Setup of the baseline:
## iir_variable_filter
module iir_variable_filter
#(
    parameter DATA_IN_WIDTH  = 16,
    parameter DATA_OUT_WIDTH = 32,
    parameter TAP_WIDTH      = 16,
    parameter FF_TAP_COUNT   = 4,
    parameter FB_TAP_COUNT   = 3,
    parameter NUM_LP_FILTERS = 20
)
(
    input  wire                               clk,
    input  wire                               reset_n,
    input  wire        [8:0]                  filter_index,
    input  wire signed [DATA_IN_WIDTH-1:0]    data_in,
    output wire signed [DATA_OUT_WIDTH-1:0]   data_out
);
Size in the first run: ~120 flip-flops, ~59 I/O pins, about 75,000 µm² of cells after synthesis.
clock: 16.8 ns
lec_check: 0
cap_margin: 0
core_aspect_ratio: 0.5
core_margin: 6
core_utilization: 58
cts_cluster_diameter: 395
cts_cluster_size: 98
gpl_routability_driven: 0
gpl_timing_driven: 1
hold_slack_margin: -0.1
max_routing_layer: met4
min_routing_layer: met1
slew_margin: 5
tns_end_percent: 10
run.sh (not shown) runs the stock make flow with config.mk's settings and CLKGATE_MAP_FILE=.
No stage failed in the baseline, and the final checks on the layout all came back clean.
Input-level comparison between the candidate and the baseline:
Settings: a change of CAP_MARGIN from 0 to 20; an added PLACE_DENSITY of 0.46; a change of HOLD_SLACK_MARGIN from -0.1 to 0.24; a change of CORE_UTILIZATION from 58 to 49; a deleted CORE_ASPECT_RATIO that had been 0.5; a change of MAX_ROUTING_LAYER from met4 to met5; a change of CTS_CLUSTER_DIAMETER from 395 to 296; a change of TNS_END_PERCENT from 10 to 25.
--- outcome ---
Relative to the baseline, global routing usage on met2 has decreased by 1.7 points in the candidate.
[compare] base=the baseline new=the candidate: worst-case hold slack shows a reduction of 37 ps; half-perimeter wire length after placement has increased; fraction of area in multi-input gates fell 0.58 points; largest fanout on the critical path shrank by 6; number of logic stages on the critical path including buffering lower.
Any difference in number of nets in the layout between the candidate and the baseline is small enough to ignore.

========
iir_variable_filter again, from the RTL that the note above started with.
clock: 3.54 ns
lec_check: 0
abc_area: 1
cap_margin: 20
core_margin: 2
core_utilization: 67
cts_cluster_diameter: 393
cts_cluster_size: 95
setup_slack_margin: 1.03
slew_margin: 20
tns_end_percent: 20
The first run produced a layout that fails on setup timing.
Change:
- CORE_UTILIZATION: 67 -> 69
- PLACE_DENSITY: default -> 0.36
- SETUP_SLACK_MARGIN: 1.03 -> default
- TNS_END_PERCENT: 20 -> 10
Outcome: The new run finished but fails on setup timing; die area is lower by 2.9%; design area is lower by 0.63%; via count is lower by 0.46%; critical path depth stays the same; wire length is lower by 3.1%; fmax is lower by 0.78%; register-to-register slack got worse by 0.14 ns.

========
v43:
Starting RTL as in the previous note.
clock: 8.19 ns
lec_check: 0
abc_area: 1
cap_margin: 5
core_aspect_ratio: 0.71
core_margin: 2
core_utilization: 72
cts_cluster_diameter: 227
hold_slack_margin: -0.09
setup_slack_margin: -0.62
slew_margin: 20
v43 finished every stage; the final checks, however, were not passed, the failures being negative setup slack.
The following lists how v16 was set up differently from v43:
Settings: HOLD_SLACK_MARGIN: -0.09 -> unset; CAP_MARGIN: 5 -> 20; CORE_ASPECT_RATIO: 0.71 -> unset; ABC_AREA: 1 -> unset; SETUP_SLACK_MARGIN: -0.62 -> unset; CORE_UTILIZATION: 72 -> 9; CTS_CLUSTER_DIAMETER: 227 -> unset; the clock period (ns, I/O delays scaled along): 8.19 -> 16.0.
### Flow results
v43 reports its start point of the critical path as filter_index[0] while v16 reports filter_index[1]. v16: full flow OK, the timing, design-rule and antenna checks passed. Delta (v16 minus v43): area taken by flip-flops and latches essentially unchanged; mean area per synthesized cell increased 7.9%; routed via count divided by cell count decreased about 54%; non-clock buffer count decreased about 75%; area of the chip increased 730000 sq um. Distinct cell type count after synthesis delta for v16 relative to v43: 31 higher. What v43 reported for via count has to be multiplied by 0.802 to get the figure for v16.
The inputs of v5 differ from those of v16 as listed below.
Settings: CORE_UTILIZATION changed from 9 to 68; the clock period (ns, I/O delays scaled along) changed from 16.0 to 6.81.
--- outcome ---
Of v16 and v5, only v16 finishes the flow clean.
On synthesized cell count, v5 tracks v16 almost exactly.
Per the comparison of v5 with v16, half-perimeter wire length of the detailed placement result +about 1.1%; fraction of area in clock buffers and inverters ~0 delta.
